Setup of alpha:
==> flow/design.v (excerpt) <==
module riscv #(
    parameter logic[31:0] BootVector = 32'h0000_0000
)(
    input logic clk,
    input logic reset,
    output logic halted,
    input logic unhalt,
    output logic[31:0] i_addr,
    input logic[31:0] i_data,
    output logic[31:0] d_addr,
    output logic[31:0] d_wdata,
    output logic[3:0] d_wstrb,
    input logic[31:0] d_rdata
);
For scale: about 1,500 flip-flops, roughly 170 I/O pins.
==> flow/config.mk <==
export PLATFORM = sky130hd
export DESIGN_NAME = riscv
export DESIGN_NICKNAME = riscv
export VERILOG_FILES = /design/flow/design.v
export SDC_FILE = /design/flow/constraint.sdc
export NUM_CORES = 4
export LEC_CHECK = 0
export ABC_AREA = 0
export CAP_MARGIN = 20
export CELL_PAD_IN_SITES_GLOBAL_PLACEMENT = 2
export CORE_ASPECT_RATIO = 1.84
export CORE_MARGIN = 2
export CORE_UTILIZATION = 40
export CTS_CLUSTER_SIZE = 17
export GPL_ROUTABILITY_DRIVEN = 0
export GPL_TIMING_DRIVEN = 1
export PLACE_DENSITY_LB_ADDON = 0.18
export SETUP_SLACK_MARGIN = 2.21
export SLEW_MARGIN = 20
==> flow/constraint.sdc <==
create_clock -name core_clock -period 10.0 [get_ports {clk}]
set_input_delay 2.0000 -clock core_clock [delete_from_list [all_inputs] [get_ports {clk}]]
set_output_delay 2.0000 -clock core_clock [all_outputs]
set_load 0.01 [all_outputs]
run.sh (not shown) runs the stock make flow with config.mk's settings and CLKGATE_MAP_FILE=.
No stage failed in alpha, and the final checks on the layout all came back clean.
For beta, these inputs were changed with respect to alpha:
- clearing PLACE_DENSITY_LB_ADDON, which used to be 0.18
- clearing GPL_TIMING_DRIVEN, which used to be 1
- clearing GPL_ROUTABILITY_DRIVEN, which used to be 0
- clearing CELL_PAD_IN_SITES_GLOBAL_PLACEMENT, which used to be 2
- clearing SETUP_SLACK_MARGIN, which used to be 2.21
- clearing CTS_CLUSTER_SIZE, which used to be 17
- clearing CORE_ASPECT_RATIO, which used to be 1.84
- clearing ABC_AREA, which used to be 0
- swapping 10.0 for 8.2 in the clock period (ns, I/O delays scaled along)
Findings:
beta finished end to end and its layout was clean on timing, DRC and antenna. alpha → beta: reported sequential group power increased about 21%; combined area of the multi-input logic cells went down by about 0.34%. After detailed routing, alpha needs more wire than beta.
Relative to beta, the following input files were edited for gamma:
- CORE_UTILIZATION now 59, was 40
- SETUP_SLACK_MARGIN now 1.74, previously not set
- the clock period (ns, I/O delays scaled along) now 6.93, was 8.2
Results
beta ran to completion and came out clean on the timing, DRC and antenna checks.
gamma went all the way through synthesis, placement and routing and the layout is clean on timing, DRC and antenna.
[gamma] cell count fell 7.0% relative to beta
Side by side, met1 track utilization from global routing turned out higher in gamma than in beta.
[gamma] minimum period implied by the final worst setup slack fell 1.84 ns relative to beta
The final reports for gamma and beta show routing usage on met3 higher in the former.
Delta (gamma minus beta): proportion of power drawn by combinational gates rose 2.4 points, power increased 21%.
The inputs of delta differ from those of gamma as listed below.
- CORE_ASPECT_RATIO: unset -> 1.33
- ABC_AREA: unset -> 1
- SETUP_SLACK_MARGIN: 1.74 -> unset
- the clock period (ns, I/O delays scaled along): 6.93 -> 4.56
==> comparison <==
Layout checks on delta: not met. Flow itself completed; violations: setup timing. The lower synthesized chip area reported by yosys came out of gamma. Compared with gamma, delta shows a summed negative setup slack over all endpoints that is 17.31 ns lower. gamma was smaller in final cell area than delta. Taking gamma over delta, the non-clock buffer count ratio works out to 0.58.
Relative to delta, the following input files were edited for epsilon:
- ABC_AREA no longer set, was 1
- CORE_UTILIZATION now 32, was 59
- CORE_ASPECT_RATIO no longer set, was 1.33
- the clock period (ns, I/O delays scaled along) now 13.2, was 4.56
## What came out
- As far as final tally of hold violations goes, epsilon and delta are indistinguishable; the numbers are identical.
- Fraction of power consumed by combinational cells ends up higher on delta.
- epsilon completed every stage of the flow, and the final layout passed the timing, DRC and antenna checks.
- The cell count of the worst hold path was comparable across delta and epsilon.
- Compared with delta, in epsilon clock-buffer cell count up 13%; proportion of power drawn by flip-flops and latches up 6.6 points; detailed-router iteration count before antenna repair flat.
- Run comparison: epsilon top power consumer group sequential cells; delta top power consumer group combinational logic
- [compare] base=delta new=epsilon: portion of total power attributed to the clock network increased 6.1 points; post-detailed-route wirelength per cell shows an increase of 15%.


riscv again, from the RTL that the note above started with.
export LEC_CHECK = 0
export CAP_MARGIN = 0
export CORE_MARGIN = 2
export CORE_UTILIZATION = 70
export CTS_CLUSTER_SIZE = 36
export SETUP_SLACK_MARGIN = 1.74
export SLEW_MARGIN = 20
create_clock -name core_clock -period 6.93 [get_ports {clk}]
The starting point never finished: it broke off in global routing on GRT-0116.
Rerun with:
- CAP_MARGIN: 0 -> 20
- CORE_UTILIZATION: 70 -> 56
- CTS_CLUSTER_SIZE: 36 -> unset
- SETUP_SLACK_MARGIN: 1.74 -> unset
- clock period: 6.93 -> 5.44 ns (I/O delays scaled with it)
Result:
- Now the flow reached the layout checks and failed them: negative setup slack
- die area rose by a quarter to a third
- area after synthesis does not change
- synthesized cell count does not change
Rerun with:
- CORE_UTILIZATION: 56 -> 72
- CTS_CLUSTER_DIAMETER: unset -> 394
- CTS_CLUSTER_SIZE: unset -> 96
- clock period: 5.44 -> 4.7 ns (I/O delays scaled with it)
What happened:
- Now the flow died in global routing on GRT-0116
- area after synthesis is unchanged
- die area fell by 22%
- synthesized cell count does not change
Rerun with:
- CORE_UTILIZATION: 72 -> 40
- CTS_CLUSTER_DIAMETER: 394 -> unset
- CTS_CLUSTER_SIZE: 96 -> unset
- clock period: 4.7 -> 10.0 ns (I/O delays scaled with it)
Outcome: With this change the flow passed the timing, DRC and antenna checks; die area grows by well over a third; area after synthesis is unchanged; synthesized cell count does not change.
Rerun with:
- CORE_UTILIZATION: 40 -> 44
- clock period: 10.0 -> 8.2 ns (I/O delays scaled with it)
Result: The new run ran to the end with no violations. Clock power goes up by about a fifth. Via count came out lower slightly. Maximum frequency came out higher by a little under a tenth. Global-route usage rises by 2.6 points. Clock skew increases by 0.014 ns. Cell area barely changes. Power grows by about a fifth. Final cell count decreases slightly. Routed wire length went down slightly. Die size fell by roughly a tenth. Register-to-register slack got worse by 1.3 ns.
Rerun with:
- CORE_UTILIZATION: 44 -> 59
- clock period: 8.2 -> 5.29 ns (I/O delays scaled with it)
After rerunning:
- This time the run ran to the end with violations: negative setup slack
- hold slack gets worse by 0.0046 ns
- cell area increases by 7.1%
- non-clock buffer count grows by 762
- count of clock-buffer cells in the layout went down by 12
- wire length climbs by 5.0%
- critical path depth grows by 8
- clock skew is lower by 0.011 ns
- area after synthesis is unchanged


Starting RTL as in the previous note.
export LEC_CHECK = 0
export CAP_MARGIN = 15
export CORE_MARGIN = 2
export CORE_UTILIZATION = 34
export MIN_ROUTING_LAYER = met1
export PLACE_DENSITY = 0.5
export SLEW_MARGIN = 20
export TNS_END_PERCENT = 85
create_clock -name core_clock -period 13.8 [get_ports {clk}]
Edit:
CAP_MARGIN = 20   (was 15)
CORE_UTILIZATION = 66   (was 34)
MIN_ROUTING_LAYER = not set   (was met1)
PLACE_DENSITY = not set   (was 0.5)
SETUP_SLACK_MARGIN = -0.27   (was not set)
TNS_END_PERCENT = not set   (was 85)
clock period = 5.05 ns   (was 13.8 ns; I/O delays follow)
Result:
- With this change the flow aborted during global routing (ODB-0269)
- synthesized area stays the same
- die area went down by 48%
- synthesized cell count does not change


Starting RTL as in the previous note.
Settings: LEC_CHECK=0, CAP_MARGIN=10, CORE_MARGIN=2, CORE_UTILIZATION=66, CTS_CLUSTER_SIZE=40, SETUP_SLACK_MARGIN=-0.42, SLEW_MARGIN=20; clock period 4.63 ns.
The baseline failed in global routing (5_1_grt).
Next try:
CAP_MARGIN = 20   (was 10)
CORE_UTILIZATION = 58   (was 66)
CTS_CLUSTER_SIZE = not set   (was 40)
SETUP_SLACK_MARGIN = 1.51   (was -0.42)
clock period = 5.44 ns   (was 4.63 ns; I/O delays follow)
What happened: Now the flow finished but fails on setup timing. Die size rose by 14%. Synthesized area does not change. Synthesized cell count stays the same.


riscv again, from the RTL that the note above started with.
export LEC_CHECK = 0
export CAP_MARGIN = 25
export CELL_PAD_IN_SITES_DETAIL_PLACEMENT = 2
export CELL_PAD_IN_SITES_GLOBAL_PLACEMENT = 0
export CORE_MARGIN = 3
export CORE_UTILIZATION = 19
export CTS_CLUSTER_DIAMETER = 60
export CTS_CLUSTER_SIZE = 82
export GPL_ROUTABILITY_DRIVEN = 0
export GPL_TIMING_DRIVEN = 0
export HOLD_SLACK_MARGIN = 0.07
export MAX_ROUTING_LAYER = met4
export MIN_ROUTING_LAYER = met1
export PLACE_DENSITY = 0.44
export SETUP_SLACK_MARGIN = 1.96
export SLEW_MARGIN = 25
export TNS_END_PERCENT = 15
create_clock -name core_clock -period 7.0 [get_ports {clk}]
The baseline produced a clean layout.
Edit:
==> flow/config.mk (replaced) <==
export PLATFORM = sky130hd
export DESIGN_NAME = riscv
export DESIGN_NICKNAME = riscv
export VERILOG_FILES = /design/flow/design.v
export SDC_FILE = /design/flow/constraint.sdc
export NUM_CORES = 4
export LEC_CHECK = 0
export CAP_MARGIN = 20
export CELL_PAD_IN_SITES_GLOBAL_PLACEMENT = 3
export CORE_MARGIN = 10
export CORE_UTILIZATION = 32
export GPL_TIMING_DRIVEN = 0
export MAX_ROUTING_LAYER = met4
export SLEW_MARGIN = 20
==> flow/constraint.sdc (replaced) <==
create_clock -name core_clock -period 7.5 [get_ports {clk}]
set_input_delay 1.5000 -clock core_clock [delete_from_list [all_inputs] [get_ports {clk}]]
set_output_delay 1.5000 -clock core_clock [all_outputs]
set_load 0.01 [all_outputs]
After rerunning:
- The new run completed without violations
- sequential share of layout area came out higher by 1.5 points
- synthesized cell count is unchanged
- setup slack gets worse by 0.15 ns
- wire length came out lower slightly
- core utilization came out higher by 15 points
- worst hold slack gets worse by 0.0069 ns
- clock power came out higher by about a fifth
- final cell count came out lower by about a fifth
- register-to-register slack gets worse by 0.15 ns
- total power came out lower by a few percent
Power figures rest on the tool's default switching activity, not on a simulated workload.
